Design main, start of the top module:
module main(clk, rst, ena, state_0, cells);
parameter N = 16;  
parameter M = N + 2;  
input wire clk;
input wire rst;
input wire ena;
input wire [N*N-1:0] state_0;
output logic [N*N-1:0] cells;
wire [M*M-1:0] bordered_cells_q;  
wire [M*M-1:0] bordered_cells_d;
logic [M*M-1:0] bordered_cells_0;  
function int cell_index(int i, int j);
  cell_index = M*j + i;
endfunction
generate
  genvar i;
  genvar j;
  for (i = 0; i < M; i = i + 1) begin : cells_x
    for (j = 0; j < M; j = j + 1) begin : cells_y
      if ( (i > 0) && (i < (M-1)) && (j > 0) && (j < (M-1)) ) begin
        assign bordered_cells_0[cell_index(i, j)] = state_0[N*(j-1) + (i-1)];
        conway_cell CELL(
          .clk(clk), .rst(rst), .ena(ena),
          .neighbors({
            bordered_cells_q[cell_index(i-1, j-1)],
            bordered_cells_q[cell_index(i-1, j  )],
            bordered_cells_q[cell_index(i-1, j+1)],
            bordered_cells_q[cell_index(i  , j+1)],
            bordered_cells_q[cell_index(i+1, j+1)],
            bordered_cells_q[cell_index(i+1, j  )],
            bordered_cells_q[cell_index(i+1, j-1)],
            bordered_cells_q[cell_index(i  , j-1)]
          }),
          .state_0(bordered_cells_0[cell_index(i, j)]),
          .state_d(bordered_cells_d[cell_index(i, j)]),
          .state_q(bordered_cells_q[cell_index(i, j)])
        );
      end else begin  
        assign bordered_cells_0[cell_index(i,j)] = 1'b0;
        assign bordered_cells_q[cell_index(i,j)] = bordered_cells_0[cell_index(i,j)];
        assign bordered_cells_d[cell_index(i,j)] = 0;
      end
    end
  end
  for (i = 0; i < N; i = i + 1) begin : unborder
    always_comb begin
        cells[N*(i+1)-1:N*i] = bordered_cells_q[M*(i+2)-2:M*(i+1)+1];
    end
  end
endgenerate
endmodule
Size: about 6000 cells after synthesis.
export LEC_CHECK = 0
export ABC_AREA = 1
export CAP_MARGIN = 20
export CELL_PAD_IN_SITES_DETAIL_PLACEMENT = 1
export CELL_PAD_IN_SITES_GLOBAL_PLACEMENT = 1
export CORE_MARGIN = 9
export CORE_UTILIZATION = 72
export MIN_ROUTING_LAYER = met2
export SETUP_SLACK_MARGIN = 0.71
export SLEW_MARGIN = 20
create_clock -name core_clock -period 3.03 [get_ports {clk}]
run.sh (not shown) runs the stock make flow with config.mk's settings and CLKGATE_MAP_FILE=.
The starting point failed in 3_3_place_gp, error GPL-0301.
Edit:
ABC_AREA = default   (was 1)
CELL_PAD_IN_SITES_DETAIL_PLACEMENT = default   (was 1)
CELL_PAD_IN_SITES_GLOBAL_PLACEMENT = default   (was 1)
CORE_MARGIN = 2   (was 9)
CORE_UTILIZATION = 52   (was 72)
MIN_ROUTING_LAYER = default   (was met2)
PLACE_DENSITY = 0.6   (was default)
SETUP_SLACK_MARGIN = default   (was 0.71)
clock period = 6.99 ns   (was 3.03 ns; I/O delays follow)
The changed run passed the timing, DRC and antenna checks.
Synthesized area fell by about 4%.
Synthesized cell count drops by 16%.
Die size went up by about 20%.
Edit:
CORE_UTILIZATION = 72   (was 52)
CTS_CLUSTER_SIZE = 95   (was default)
PLACE_DENSITY = 0.43   (was 0.6)
SETUP_SLACK_MARGIN = 1.1   (was default)
clock period = 3.96 ns   (was 6.99 ns; I/O delays follow)
Now the flow stopped in 5_1_grt, error DPL-0038.
Die size decreases by 27%.
Synthesized cell count does not change.
Synthesized area does not change.
Edit:
CTS_CLUSTER_DIAMETER = 376   (was default)
SETUP_SLACK_MARGIN = 1.11   (was 1.1)
The new run ended with an error in 5_1_grt. Die size stays the same. Area after synthesis stays the same. Synthesized cell count is unchanged.


== main ==
main again, from the RTL that the note above started with.
clock: 4.45 ns
lec_check: 0
abc_area: 0
cap_margin: 20
cell_pad_in_sites_detail_placement: 1
cell_pad_in_sites_global_placement: 0
core_margin: 9
core_utilization: 72
cts_cluster_size: 70
min_routing_layer: met2
place_density: 0.51
setup_slack_margin: 0.71
slew_margin: 20
FAIL main @ detailed placement: tool exited with error
diff inputs: main => the feature branch
# main
export LEC_CHECK = 0
export ABC_AREA = 0
export CAP_MARGIN = 20
export CELL_PAD_IN_SITES_DETAIL_PLACEMENT = 1
export CELL_PAD_IN_SITES_GLOBAL_PLACEMENT = 0
export CORE_MARGIN = 9
export CORE_UTILIZATION = 72
export CTS_CLUSTER_SIZE = 70
export MIN_ROUTING_LAYER = met2
export PLACE_DENSITY = 0.51
export SETUP_SLACK_MARGIN = 0.71
export SLEW_MARGIN = 20
create_clock -name core_clock -period 4.45 [get_ports {clk}]
# the feature branch
export LEC_CHECK = 0
export ABC_AREA = 1
export CAP_MARGIN = 20
export CELL_PAD_IN_SITES_DETAIL_PLACEMENT = 1
export CELL_PAD_IN_SITES_GLOBAL_PLACEMENT = 0
export CORE_MARGIN = 9
export CORE_UTILIZATION = 72
export CTS_CLUSTER_SIZE = 70
export MIN_ROUTING_LAYER = met2
export PLACE_DENSITY = 0.51
export SETUP_SLACK_MARGIN = 0.71
export SLEW_MARGIN = 20
create_clock -name core_clock -period 4.45 [get_ports {clk}]
Results
- No final results exist for the feature branch, since it was stopped by error DPL-0033 during detailed placement.
- Summary — synthesized area, the feature branch relative to main: higher, by about 4.4%.
- Sort the feature branch and main by cell count in the Yosys report asc -> top: main
- The feature branch vs. main: post-synthesis adder-cell area fraction went down by 2.3 points.
- Compared the feature branch against main; pre-placement core utilization within noise.


== lane 1 ==
Starting RTL as in the previous note.
clock: 2.97 ns
lec_check: 0
cap_margin: 20
core_margin: 2
core_utilization: 68
cts_cluster_size: 37
max_routing_layer: met4
place_density: 0.6
setup_slack_margin: -0.2
slew_margin: 25
Flow for lane 1 halted at 5_1_grt, error code ODB-0269.
### lane 1 -> lane 2
- clearing CTS_CLUSTER_SIZE, which used to be 37
- swapping 68 for 62 in CORE_UTILIZATION
- clearing SETUP_SLACK_MARGIN, which used to be -0.2
### Flow results
- Final checks on lane 2, whose flow otherwise completed, came back failing, citing negative setup slack.
- The die width number comes out lower for lane 1 vs lane 2.
- Cell resize tally after clock tree synthesis in lane 2 vs lane 1: up 175
- Diff lane 1 -> lane 2: die height now sits higher; number of sinks driven by the clock tree now sits at about the same level; detailed placer's ending HPWL now sits lower; die size now sits higher.
- Lane 2 — count of placed standard cells including taps 98 higher, lane 1 as reference
## Diff of input files: lane 3 against lane 2
- a deleted MAX_ROUTING_LAYER that had been met4
- an added SETUP_SLACK_MARGIN of 0.35
- an added PLACE_DENSITY_LB_ADDON of 0.0
- a change of CORE_UTILIZATION from 62 to 72
- a deleted PLACE_DENSITY that had been 0.6
- a change of SLEW_MARGIN from 25 to 20
- a change of the clock period (ns, I/O delays scaled along) from 2.97 to 3.96
Results
Lane 3 vs. lane 2: wire length of the first global-routing pass went down by 7.7%, via count went down by 2530. Lane 3 reached the end of the flow, and the finished layout is clean on the timing, DRC and antenna checks. Summary of lane 3 over lane 2: count of multi-input combinational gates now sits at about the same level; design area decreased by 15% relative to the old numbers; via count of the first global-routing pass saw a decrease; global-route track usage on met3 up 1.1 points. Per the comparison of lane 3 with lane 2, final estimated routing congestion in global placement up 3.8%; fraction of standard cell area in multi-input logic picked up an extra 2.9 points; utilization after layout decreased by 0.70 points relative to the old numbers.
--- input diff lane 3..lane 4 ---
- putting MAX_ROUTING_LAYER at met4 where nothing was set
- swapping 72 for 68 in CORE_UTILIZATION
- clearing PLACE_DENSITY_LB_ADDON, which used to be 0.0
- clearing SETUP_SLACK_MARGIN, which used to be 0.35
- putting PLACE_DENSITY at 0.6 where nothing was set
- swapping 3.96 for 3.22 in the clock period (ns, I/O delays scaled along)
Lane 4: it failed during 5_1_grt, and the tool reported ODB-0269. Lane 3 has a higher core utilization before placement than lane 4. Across both runs, count of instances resized after the clock tree is built was higher for lane 4 than for lane 3. Looking only at cell count after placement, and setting everything else aside, the lower value of lane 4 and lane 3 goes to lane 3. Diff lane 4..lane 3 | mean post-synth cell area | negligible. Compared with lane 3, lane 4 shows chip area that has gone up by a few percent. | worst slack after detailed placement | lane 4 vs lane 3 | 520 ps lower |.
